Design mdc, start of the top module:
module mdc (clk, rst_n, start, A, B, out, done);
input clk, rst_n, start;
input [7:0] A, B;
output reg [7:0] out;
output reg done;
reg [1:0] state;
reg [7:0] A_aux, B_aux;
localparam IDLE = 2'b00;
localparam SUBTRACT = 2'b01;
localparam FINISHED = 2'b10;
always @(posedge clk or negedge rst_n) begin
    if (!rst_n) begin
        state <= IDLE;
        out <= 0;
        done <= 0;
    end else begin
        done <= 0;
        case (state)
            IDLE: begin
                state <= IDLE;
                if (start) begin
                    state <= SUBTRACT;
                    A_aux <= A;
                    B_aux <= B;
                end
            end
            SUBTRACT: begin
                state <= SUBTRACT;
                if (A_aux > B_aux)
                    A_aux <= A_aux - B_aux;
                else if (B_aux > A_aux)
                    B_aux <= B_aux - A_aux;
                else
                    state <= FINISHED;
            end
            FINISHED: begin
                state <= IDLE;
                done <= 1;
                out <= A_aux;
            end
            default: state <= IDLE;
        endcase
    end
end
endmodule
export LEC_CHECK = 0
export ABC_AREA = 1
export CAP_MARGIN = 20
export CORE_MARGIN = 2
export CORE_UTILIZATION = 69
export CTS_BUF_LIST = sky130_fd_sc_hd__clkbuf_16
export PLACE_DENSITY = 0.36
export SETUP_SLACK_MARGIN = 0.12
export SLEW_MARGIN = 40
create_clock -name core_clock -period 2.46 [get_ports {clk}]
run.sh (not shown) runs the stock make flow with config.mk's settings and CLKGATE_MAP_FILE=.
The first run completed with no timing, DRC or antenna violations.
Next try:
--- a/flow/config.mk
+++ b/flow/config.mk
@@ -12,4 +12,2 @@
 export CTS_BUF_LIST = sky130_fd_sc_hd__clkbuf_16
-export PLACE_DENSITY = 0.36
-export SETUP_SLACK_MARGIN = 0.12
-export SLEW_MARGIN = 40
+export SLEW_MARGIN = 20
==> flow/constraint.sdc (replaced) <==
create_clock -name core_clock -period 2.64 [get_ports {clk}]
set_input_delay 0.5280 -clock core_clock [delete_from_list [all_inputs] [get_ports {clk}]]
set_output_delay 0.5280 -clock core_clock [all_outputs]
set_load 0.01 [all_outputs]
Cell count does not change.
Via count goes down by about 7%.
Power went down by 12%.
Setup slack gains 250 ps.
First-iteration DRC count fell by 54%.
Clock-buffer cell count is unchanged.
Next try:
--- a/flow/config.mk
+++ b/flow/config.mk
@@ -7,7 +7,7 @@
 export LEC_CHECK = 0
-export ABC_AREA = 1
 export CAP_MARGIN = 20
 export CORE_MARGIN = 2
-export CORE_UTILIZATION = 69
+export CORE_UTILIZATION = 68
 export CTS_BUF_LIST = sky130_fd_sc_hd__clkbuf_16
+export CTS_CLUSTER_SIZE = 23
 export SLEW_MARGIN = 20
==> flow/constraint.sdc (replaced) <==
create_clock -name core_clock -period 2.16 [get_ports {clk}]
set_input_delay 0.4320 -clock core_clock [delete_from_list [all_inputs] [get_ports {clk}]]
set_output_delay 0.4320 -clock core_clock [all_outputs]
set_load 0.01 [all_outputs]
Outcome:
- Now the flow failed in global routing (DPL-0038)
- die area increases by a few percent
- area after synthesis increases by a few percent
- synthesized cell count decreases by about a fifth
Next try:
--- a/flow/config.mk
+++ b/flow/config.mk
@@ -9,5 +9,4 @@
 export CORE_MARGIN = 2
-export CORE_UTILIZATION = 68
+export CORE_UTILIZATION = 40
 export CTS_BUF_LIST = sky130_fd_sc_hd__clkbuf_16
-export CTS_CLUSTER_SIZE = 23
 export SLEW_MARGIN = 20
==> flow/constraint.sdc (replaced) <==
create_clock -name core_clock -period 4.0 [get_ports {clk}]
set_input_delay 0.8000 -clock core_clock [delete_from_list [all_inputs] [get_ports {clk}]]
set_output_delay 0.8000 -clock core_clock [all_outputs]
set_load 0.01 [all_outputs]
Outcome: Now the flow ran to the end with no violations; synthesized area does not change; die area goes up by well over a third; synthesized cell count is unchanged.
Next try:
--- a/flow/config.mk
+++ b/flow/config.mk
@@ -7,6 +7,7 @@
 export LEC_CHECK = 0
-export CAP_MARGIN = 20
-export CORE_MARGIN = 2
-export CORE_UTILIZATION = 40
+export CAP_MARGIN = 15
+export CORE_MARGIN = 10
+export CORE_UTILIZATION = 43
 export CTS_BUF_LIST = sky130_fd_sc_hd__clkbuf_16
-export SLEW_MARGIN = 20
+export HOLD_SLACK_MARGIN = 0.23
+export SLEW_MARGIN = 15
Result:
- The new run went through all stages and came out clean
- sequential cell count is unchanged
- via count increases by 2.7%
- combinational power decreases by 4.9%
- setup slack improved by 59 ps
Power and IR drop assume default switching activity.
